== run A ==
Design gift_shop_part1, start of the top module:
module gift_shop_part1(
    input clk, 
    input rst,
    input [31:0] data_in,   
    input valid_in,         
    output ready,       
    output reg finished,
    output reg [63:0] result
);
    localparam LENGTH = 34; 
    localparam HEX_LENGTH = 40;
    reg [1:0] word_cnt;
    reg [79:0] range_buffer;
    reg range_ready;
    wire [HEX_LENGTH-1:0] range_start_in;
    wire [HEX_LENGTH-1:0] range_end_in;
    assign range_start_in = range_buffer[79:40];
    assign range_end_in = range_buffer[39:0];
    assign ready = !rst;  
    reg stage1_valid;
    reg [HEX_LENGTH-1:0] stage1_range_start;
    reg [HEX_LENGTH-1:0] stage1_range_end;
    reg [31:0] stage1_start_len;
    reg [31:0] stage1_end_len;
    reg stage2_valid;
    reg [HEX_LENGTH-1:0] stage2_range_start;
    reg [HEX_LENGTH-1:0] stage2_range_end;
    reg [31:0] stage2_start_len;
    reg stage3_valid;
    reg [39:0] stage3_high_nibbles_start, stage3_high_nibbles_end;
    reg [39:0] stage3_low_nibbles_start,  stage3_low_nibbles_end;
    reg [31:0] stage3_half_len;
    reg stage4_valid;
    reg [31:0] stage4_half_len;
    reg [319:0] stage4_t_fstart, stage4_t_fend;
    reg [319:0] stage4_t_sstart, stage4_t_send;
    reg stage5_valid;
    reg [31:0] stage5_half_len;
    reg [159:0] stage5_L1_fstart, stage5_L1_fend;
    reg [159:0] stage5_L1_sstart, stage5_L1_send;
    reg stage6_valid;
    reg [31:0] stage6_half_len;
    reg [31:0] stage6_f_start, stage6_f_end;
    reg [31:0] stage6_s_start, stage6_s_end;
    reg stage7_valid;
    reg stage7_range_valid;
  ...
export LEC_CHECK = 0
export ABC_AREA = 1
export CAP_MARGIN = 15
export CORE_ASPECT_RATIO = 1.25
export CORE_MARGIN = 2
export CORE_UTILIZATION = 40
export CTS_CLUSTER_SIZE = 12
export GPL_ROUTABILITY_DRIVEN = 0
export GPL_TIMING_DRIVEN = 1
export MAX_ROUTING_LAYER = met4
export SETUP_SLACK_MARGIN = 2.18
export SLEW_MARGIN = 0
create_clock -name core_clock -period 7.43 [get_ports {clk}]
run.sh (not shown) runs the stock make flow with config.mk's settings and CLKGATE_MAP_FILE=.
In run A the implementation ran to completion but is not tape-out ready, as the final checks report negative setup slack.
> inputs changed (run A -> run B)
- PLACE_DENSITY newly set to 0.6
- ABC_AREA removed (was 1)
- GPL_ROUTABILITY_DRIVEN removed (was 0)
- CTS_CLUSTER_SIZE removed (was 12)
- GPL_TIMING_DRIVEN removed (was 1)
- SLEW_MARGIN changed from 0 to 20
- SETUP_SLACK_MARGIN removed (was 2.18)
- CORE_ASPECT_RATIO removed (was 1.25)
- CAP_MARGIN changed from 15 to 20
- MAX_ROUTING_LAYER removed (was met4)
- the clock period (ns, I/O delays scaled along) changed from 7.43 to 9.54
## What came out
- | run A | all stages done | FAIL | negative setup slack |
- Run B completed; timing, DRC and antenna clean
- Diff run A -> run B | setup slack | increase of 0.77 ns
- In run B relative to run A, well tap count had gone down slightly.
- sky130_fd_sc_hd__edfxtp_1 as the library cell contributing the largest single delay on the critical path was reported by run B, and sky130_fd_sc_hd__fa_2 by run A.
- Count of instances resized after the clock tree is built, run A and run B: smaller value in run B
- Taking run B as 1.0, run A lands at 3.0 on combinational power.
- Compared to run A, run B has post-route setup TNS 7.14 ns higher.
- Taking run B as 1.0, run A lands at 1.08 on cell area.
diff inputs: run B => run C
- changing CORE_UTILIZATION from 40 to 57
- setting CTS_CLUSTER_SIZE to 35 for the first time
- changing the clock period (ns, I/O delays scaled along) from 9.54 to 7.86
==> comparison <==
Run C: flow complete, layout not clean; failing: negative setup slack. Run B: all stages complete, timing, DRC and antenna checks passed. Run B → run C: leakage power picked up an extra 4.5%, highest fanout seen on the critical path lost 16. Between run B and run C, the count of clock-buffer cells in the layout is higher for run C. Run C: via count higher than run B. The lower data required time of the critical path of run B and run C is in run C. Compared with run B, in run C global-route total usage across every layer saw an increase; total non-filler cell area in the finished layout increased by about 3.2% relative to the old numbers; share of the core filled by cells before placement went up by 17 points.
Input-level comparison between run D and run C:
- changing CORE_UTILIZATION from 57 to 40
- removing CTS_CLUSTER_SIZE (formerly 35)
- changing the clock period (ns, I/O delays scaled along) from 7.86 to 5.34
Results
The runs compared here, run C and run D, all ended either early or with open violations. Run D finished all stages; however, its layout fails the closing checks, the failures being negative setup slack. In run D, the met1 demand-to-capacity share in global routing came out 13 points below the value in run C. Number of vias in the routed layout shrinks slightly when moving from run C to run D. Compared with run C, run D shows a lower end-of-flow core utilization. Power consumption delta for run D relative to run C: 23 mW higher. Run D vs run C — count of instances resized after the clock tree is built rose about 65%. Run D against run C: arrival time at the worst endpoint now sits lower, flip-flop count held, routed wire length on met3 shows a reduction of 8.9 mm, placed standard-cell area went up, final critical-path required period now sits lower. Looking at worst setup path endpoint, the stage13_prod_partial[61]$_DFFE_PP_ result is from run D; the stage13_prod_partial[63]$_DFFE_PP_ one comes from run C. Run C leaves more setup margin than run D.


Starting RTL as in the previous note.
==> flow/config.mk <==
export PLATFORM = sky130hd
export DESIGN_NAME = gift_shop_part1
export DESIGN_NICKNAME = gift_shop_part1
export VERILOG_FILES = /design/flow/design.v
export SDC_FILE = /design/flow/constraint.sdc
export NUM_CORES = 4
export LEC_CHECK = 0
export CAP_MARGIN = 5
export CORE_ASPECT_RATIO = 1.0
export CORE_MARGIN = 2
export CORE_UTILIZATION = 72
export CTS_CLUSTER_SIZE = 89
export PLACE_DENSITY_LB_ADDON = 0.02
export SETUP_SLACK_MARGIN = 1.74
export SLEW_MARGIN = 40
==> flow/constraint.sdc <==
create_clock -name core_clock -period 5.92 [get_ports {clk}]
set_input_delay 1.1840 -clock core_clock [delete_from_list [all_inputs] [get_ports {clk}]]
set_output_delay 1.1840 -clock core_clock [all_outputs]
set_load 0.01 [all_outputs]
The baseline finished but failed the layout checks on setup timing.
Then changed:
Settings changed: CORE_ASPECT_RATIO 1.0 to unset, CTS_CLUSTER_DIAMETER set to 135, CTS_CLUSTER_SIZE 89 to 25, PLACE_DENSITY_LB_ADDON 0.02 to unset, SETUP_SLACK_MARGIN 1.74 to 1.17, SLEW_MARGIN 40 to 30.
Clock period 5.92 ns to 7.95 ns, I/O delays scaled along.
After rerunning: The changed run produced a layout that fails on setup timing; maximum frequency fell by 3.7%; clock-buffer cell count fell by 116; setup slack improves by 1.7 ns; total power fell by 25%.


Starting RTL as in the previous note.
make LEC_CHECK=0 CAP_MARGIN=40 CORE_MARGIN=2 CORE_UTILIZATION=72 CTS_CLUSTER_DIAMETER=135 CTS_CLUSTER_SIZE=25 SETUP_SLACK_MARGIN=1.17 SLEW_MARGIN=20 finish   # period 7.95 ns
The baseline reached the layout checks and failed them: negative setup slack.
Then changed:
- CAP_MARGIN: 40 -> 5
- CTS_CLUSTER_DIAMETER: 135 -> not set
- CTS_CLUSTER_SIZE: 25 -> 24
- HOLD_SLACK_MARGIN: not set -> 0.28
- PLACE_DENSITY: not set -> 0.6
- SETUP_SLACK_MARGIN: 1.17 -> 1.38
- clock period: 7.95 -> 9.05 ns (I/O delays scaled with it)
The new run passed the timing, DRC and antenna checks.
Cell area grows by 0.33%.
Hold slack is better by 0.0042 ns.
Combinational power fell by 27%.
Global-route usage hardly moves.
Synthesized cell count does not change.
Wire length hardly moves.
Total power shrinks by 11%.
Then changed:
- CAP_MARGIN: 5 -> 20
- CTS_CLUSTER_DIAMETER: not set -> 29
- CTS_CLUSTER_SIZE: 24 -> 13
- HOLD_SLACK_MARGIN: 0.28 -> not set
- PLACE_DENSITY: 0.6 -> not set
- PLACE_DENSITY_LB_ADDON: not set -> 0.08
- clock period: 9.05 -> 8.58 ns (I/O delays scaled with it)
=>
- The changed run finished with negative setup slack left
- cell count grows by about 2.1%
- worst hold slack got worse by 0.044 ns
- worst setup slack got worse by 0.38 ns
- power increases by about 20%
- sequential power increases by about 6%
- utilization rises by 3.1 points
Then changed:
- CORE_UTILIZATION: 72 -> 65
- CTS_CLUSTER_DIAMETER: 29 -> 71
- CTS_CLUSTER_SIZE: 13 -> not set
- PLACE_DENSITY_LB_ADDON: 0.08 -> 0.04
- SETUP_SLACK_MARGIN: 1.38 -> not set
- TNS_END_PERCENT: not set -> 85
- clock period: 8.58 -> 11.9 ns (I/O delays scaled with it)
Effect:
- The new run ran to the end with no violations
- via count shrinks by 6.0%
- routed wire length shrinks by 7.0%
- fmax shrinks by 12%
- cell count shrinks by 2.3%
- sequential power shrinks by 28%
- area after synthesis does not change
- die area grows by 11%
- sequential share of layout area grows by 2.0 points
- critical path depth shrinks by 5


Starting RTL as in the previous note.
export LEC_CHECK = 0
export ABC_AREA = 1
export CAP_MARGIN = 15
export CORE_ASPECT_RATIO = 1.25
export CORE_MARGIN = 2
export CORE_UTILIZATION = 40
export CTS_CLUSTER_SIZE = 12
export GPL_ROUTABILITY_DRIVEN = 0
export GPL_TIMING_DRIVEN = 1
export MAX_ROUTING_LAYER = met4
export SLEW_MARGIN = 0
create_clock -name core_clock -period 7.43 [get_ports {clk}]
The first run produced a layout that fails on negative setup slack.
Change:
- ABC_AREA: 1 -> not set
- CAP_MARGIN: 15 -> 5
- CORE_ASPECT_RATIO: 1.25 -> not set
- CORE_UTILIZATION: 40 -> 71
- CTS_CLUSTER_SIZE: 12 -> 24
- GPL_ROUTABILITY_DRIVEN: 0 -> not set
- GPL_TIMING_DRIVEN: 1 -> not set
- MAX_ROUTING_LAYER: met4 -> not set
- PLACE_DENSITY: not set -> 0.6
- SETUP_SLACK_MARGIN: not set -> -0.61
- SLEW_MARGIN: 0 -> 20
- clock period: 7.43 -> 6.2 ns (I/O delays scaled with it)
Result: The changed run completed, yet does not pass: negative setup slack. Via count went down by 8.3%. Worst hold slack is better by 7.2 ps. Maximum frequency went down by 8.4%. Cell area went down by 6.2%. Register-to-register slack is worse by 1900 ps. Wire length went down by 12%. Core utilization went up by 32 points.
Change:
- CAP_MARGIN: 5 -> 20
- SETUP_SLACK_MARGIN: -0.61 -> 1.38
- clock period: 6.2 -> 9.05 ns (I/O delays scaled with it)
=>
- The new run ran to the end with no violations
- critical path depth does not change
- non-clock buffer count came out lower by 392
- synthesized area does not change
- via count goes down by 0.77%
- core utilization goes down by 0.42 points
- wire length came out higher by 1.0%
- power is lower by 32%
- clock-buffer cell count went down by 13
- die area stays the same
Change:
- CORE_UTILIZATION: 71 -> 72
- CTS_CLUSTER_SIZE: 24 -> 89
- HOLD_SLACK_MARGIN: not set -> 0.29
- PLACE_DENSITY: 0.6 -> 0.35
- clock period: 9.05 -> 8.58 ns (I/O delays scaled with it)
=> Now the flow finished with negative setup slack left; total power rose by 14%; via count rose by about 1.7%; worst hold slack got worse by 8.4 ps; design area rose by 0.89%; utilization rose by 2.1 points; clock skew fell by 12 ps.


lane 1:
Starting RTL as in the previous note.
clock: 7.43 ns
lec_check: 0
cap_margin: 15
core_aspect_ratio: 1.25
core_margin: 2
core_utilization: 40
cts_cluster_size: 12
gpl_routability_driven: 0
gpl_timing_driven: 1
max_routing_layer: met4
slew_margin: 25
Every stage of lane 1 finished as expected; the final checks, on the other hand, flagged setup timing, which means the layout fails.
Input changes introduced in lane 2 (baseline for comparison: lane 1):
Settings: swapping 1 for 0 in GPL_TIMING_DRIVEN; swapping 25 for 20 in SLEW_MARGIN; swapping 15 for 20 in CAP_MARGIN; clearing GPL_ROUTABILITY_DRIVEN, which used to be 0.
Results
Lane 2 finished all stages; layout check result: FAIL, due to setup timing.
Lane 2 against lane 1: final area +about 0.7%; total power +about 1.3%; maximum clock frequency -about 2.4%; half-perimeter wire length after placement +37%; area added between synthesis and finish +0.80 points.


== build 20 ==
gift_shop_part1 again, from the RTL that the note above started with.
Settings: LEC_CHECK=0, CAP_MARGIN=5, CORE_ASPECT_RATIO=1.0, CORE_MARGIN=2, CORE_UTILIZATION=72, CTS_CLUSTER_SIZE=13, HOLD_SLACK_MARGIN=0.3, PLACE_DENSITY_LB_ADDON=0.02, SETUP_SLACK_MARGIN=-0.57, SLEW_MARGIN=40; clock period 7.69 ns.
Nothing crashed in build 20 and all stages finished; the problem is that the final layout failed, the offending checks being setup timing.
Modified inputs, build 10 compared to build 20
- a deleted SETUP_SLACK_MARGIN that had been -0.57
- a change of CORE_UTILIZATION from 72 to 34
- a change of SLEW_MARGIN from 40 to 20
- a change of CAP_MARGIN from 5 to 20
- a deleted PLACE_DENSITY_LB_ADDON that had been 0.02
- a deleted CTS_CLUSTER_SIZE that had been 13
- a deleted CORE_ASPECT_RATIO that had been 1.0
- a deleted HOLD_SLACK_MARGIN that had been 0.3
- an added PLACE_DENSITY of 0.6
- a change of the clock period (ns, I/O delays scaled along) from 7.69 to 12.1
### Flow results
- Remaining max-slew budget at the tightest pin for build 10 is lower than for build 20.
- Per the comparison of build 10 with build 20, post-detailed-route DRC marker count roughly the same, layout clock buffer count lower.
- Build 10 completed every stage of the flow, and the final layout passed the timing, DRC and antenna checks.
- Between build 10 and build 20, initial antenna violation count is higher for build 20, build 10 comes in under that.
- Build 10: number of stages on the worst setup path about 9% below build 20
- From build 20 to build 10 the numbers moved as follows: combinational group power down 56%; number of logic gates roughly the same; relative area change from synthesis to final layout decreased by 1.1 points relative to the old numbers; post-layout minimum cycle time up 1.43 ns.
- Build 20 has higher count of plain and timing-repair buffers than build 10.
- In the tables for build 10 and build 20, insertion delay at the late pin of the worst-skew pair reads lower with build 20.
#### Input delta (build 70 over build 10)
- swapping 34 for 66 in CORE_UTILIZATION
- putting CTS_CLUSTER_DIAMETER at 44 where nothing was set
- putting CTS_CLUSTER_SIZE at 35 where nothing was set
- putting MAX_ROUTING_LAYER at met4 where nothing was set
- swapping 12.1 for 7.86 in the clock period (ns, I/O delays scaled along)
Findings:
- STATUS run=build 70 STAGES=ALL_DONE FINAL_CHECKS=FAILED CAUSE=setup timing
- | combinational power | higher: build 70 |
- Diff build 10 -> build 70: critical path depth picked up an extra 3, global router's overall resource usage picked up an extra 18 points, iteration tally of the first detailed-router pass lost 1, final worst-path cycle share picked up an extra 27 points.
- Looking at data required time at the worst endpoint, build 70 sits 4.23 ns lower than build 10 does.
- Build 70 vs. build 10: sequential power went up by about 54%.
- Transition time at the pin with the least slew margin was higher in build 70 than in build 10.
- Side by side, layout clock buffer count turned out higher in build 70 than in build 10.
- The run showing the smaller routed metal-1 wirelength is build 70.
For build 47, these inputs were changed with respect to build 70:
- a deleted CTS_CLUSTER_DIAMETER that had been 44
- a change of CORE_UTILIZATION from 66 to 65
- a change of CTS_CLUSTER_SIZE from 35 to 40
- a change of the clock period (ns, I/O delays scaled along) from 7.86 to 7.85
### Flow results
- Diff build 70 -> build 47 | global-route usage | decrease of 0.98 points
- Looking at width of the chip across build 47 and build 70, the one that comes out higher is build 47.
- Build 47 vs. build 70: area of all placed cells without fillers -about 1.4%; count of final setup violators -34%; die size +1.5%.
- Build 47 vs build 70 — fraction of met2 tracks used by global routing dropped 0.45 points.
- Of build 47 and build 70, none finishes clean.
- Run comparison: build 70 standard cell with the maximum stage delay on the critical path sky130_fd_sc_hd__fa_2; build 47 standard cell with the maximum stage delay on the critical path sky130_fd_sc_hd__fa_1


Starting RTL as in the previous note.
make LEC_CHECK=0 ABC_AREA=1 CAP_MARGIN=10 CELL_PAD_IN_SITES_DETAIL_PLACEMENT=2 CELL_PAD_IN_SITES_GLOBAL_PLACEMENT=1 CORE_ASPECT_RATIO=0.67 CORE_MARGIN=2 CORE_UTILIZATION=18 CTS_CLUSTER_SIZE=75 GPL_TIMING_DRIVEN=0 HOLD_SLACK_MARGIN=-0.05 MIN_ROUTING_LAYER=met2 PLACE_DENSITY_LB_ADDON=0.19 SETUP_SLACK_MARGIN=1.47 SLEW_MARGIN=40 TNS_END_PERCENT=30 finish   # period 5.92 ns
The starting point finished but failed the layout checks on setup timing.
==> next run, changes <==
- ABC_AREA: 1 -> not set
- CAP_MARGIN: 10 -> 35
- CELL_PAD_IN_SITES_DETAIL_PLACEMENT: 2 -> not set
- CORE_ASPECT_RATIO: 0.67 -> not set
- CORE_UTILIZATION: 18 -> 72
- CTS_CLUSTER_DIAMETER: not set -> 135
- CTS_CLUSTER_SIZE: 75 -> 25
- GPL_TIMING_DRIVEN: 0 -> not set
- HOLD_SLACK_MARGIN: -0.05 -> not set
- MIN_ROUTING_LAYER: met2 -> not set
- PLACE_DENSITY: not set -> 0.95
- PLACE_DENSITY_LB_ADDON: 0.19 -> not set
- SETUP_SLACK_MARGIN: 1.47 -> -0.68
- SLEW_MARGIN: 40 -> 30
- TNS_END_PERCENT: 30 -> not set
- clock period: 5.92 -> 6.9 ns (I/O delays scaled with it)
Outcome:
- The new run ran to the end with violations: setup timing
- count of clock-buffer cells in the layout went down by 200
- cell area drops by 16%
- via count went down by 39%
- register-to-register slack gains 0.94 ns
- routed wire length fell by 54%
- synthesized area came out lower by 2.3%
==> next run, changes <==
- CAP_MARGIN: 35 -> 40
- CELL_PAD_IN_SITES_GLOBAL_PLACEMENT: 1 -> not set
- CTS_CLUSTER_DIAMETER: 135 -> not set
- CTS_CLUSTER_SIZE: 25 -> 14
- PLACE_DENSITY: 0.95 -> not set
- PLACE_DENSITY_LB_ADDON: not set -> 0.28
- SETUP_SLACK_MARGIN: -0.68 -> 1.38
- SLEW_MARGIN: 30 -> 20
- clock period: 6.9 -> 8.58 ns (I/O delays scaled with it)
What happened: The changed run finished but failed the layout checks on setup timing. Utilization went up by 0.97 points. Clock-buffer cell count goes up by 136. Worst setup slack gains 1.6 ns. Non-clock buffer count fell by 309. Synthesized cell count does not change. Total power went down by 16%.
==> next run, changes <==
- CAP_MARGIN: 40 -> 20
- CORE_ASPECT_RATIO: not set -> 1.25
- CORE_UTILIZATION: 72 -> 40
- CTS_CLUSTER_SIZE: 14 -> not set
- MAX_ROUTING_LAYER: not set -> met4
- PLACE_DENSITY_LB_ADDON: 0.28 -> not set
- SETUP_SLACK_MARGIN: 1.38 -> not set
- clock period: 8.58 -> 7.43 ns (I/O delays scaled with it)
The changed run finished but fails on setup timing. Non-clock buffer count rises by 347. Clock-buffer cell count climbs by 31. Power went up by 24%. Routed wire length drops by 2.5%. Clock power is higher by 23%. Utilization shrinks by 34 points. Critical path depth rises by 2.
==> next run, changes <==
- CORE_ASPECT_RATIO: 1.25 -> not set
- CORE_UTILIZATION: 40 -> 66
- CTS_CLUSTER_SIZE: not set -> 35
- PLACE_DENSITY: not set -> 0.6
- TNS_END_PERCENT: not set -> 5
- clock period: 7.43 -> 7.86 ns (I/O delays scaled with it)
The changed run finished with setup timing left; hold slack is worse by 0.017 ns; final area went down by about 3.3%; sequential power drops by about 5%; count of clock-buffer cells in the layout shrinks by 57; cell count fell by 11%.
==> next run, changes <==
- CAP_MARGIN: 20 -> 35
- CORE_UTILIZATION: 66 -> 71
- CTS_CLUSTER_SIZE: 35 -> 24
- MAX_ROUTING_LAYER: met4 -> not set
- SETUP_SLACK_MARGIN: not set -> -0.58
- TNS_END_PERCENT: 5 -> not set
- clock period: 7.86 -> 6.07 ns (I/O delays scaled with it)
What happened: The changed run completed and failed the layout checks on setup timing; clock skew climbs by 0.045 ns; final area came out higher slightly; worst hold slack is better by 0.036 ns; clock-buffer cell count came out higher by 16; critical path depth rises by 1; via count climbs by a few percent; die size decreases by a few percent; global-route usage rose by 1.3 points; sequential share of layout area drops by 0.27 points; routed wire length increases slightly.
Power is estimated from default activity; no workload was simulated.
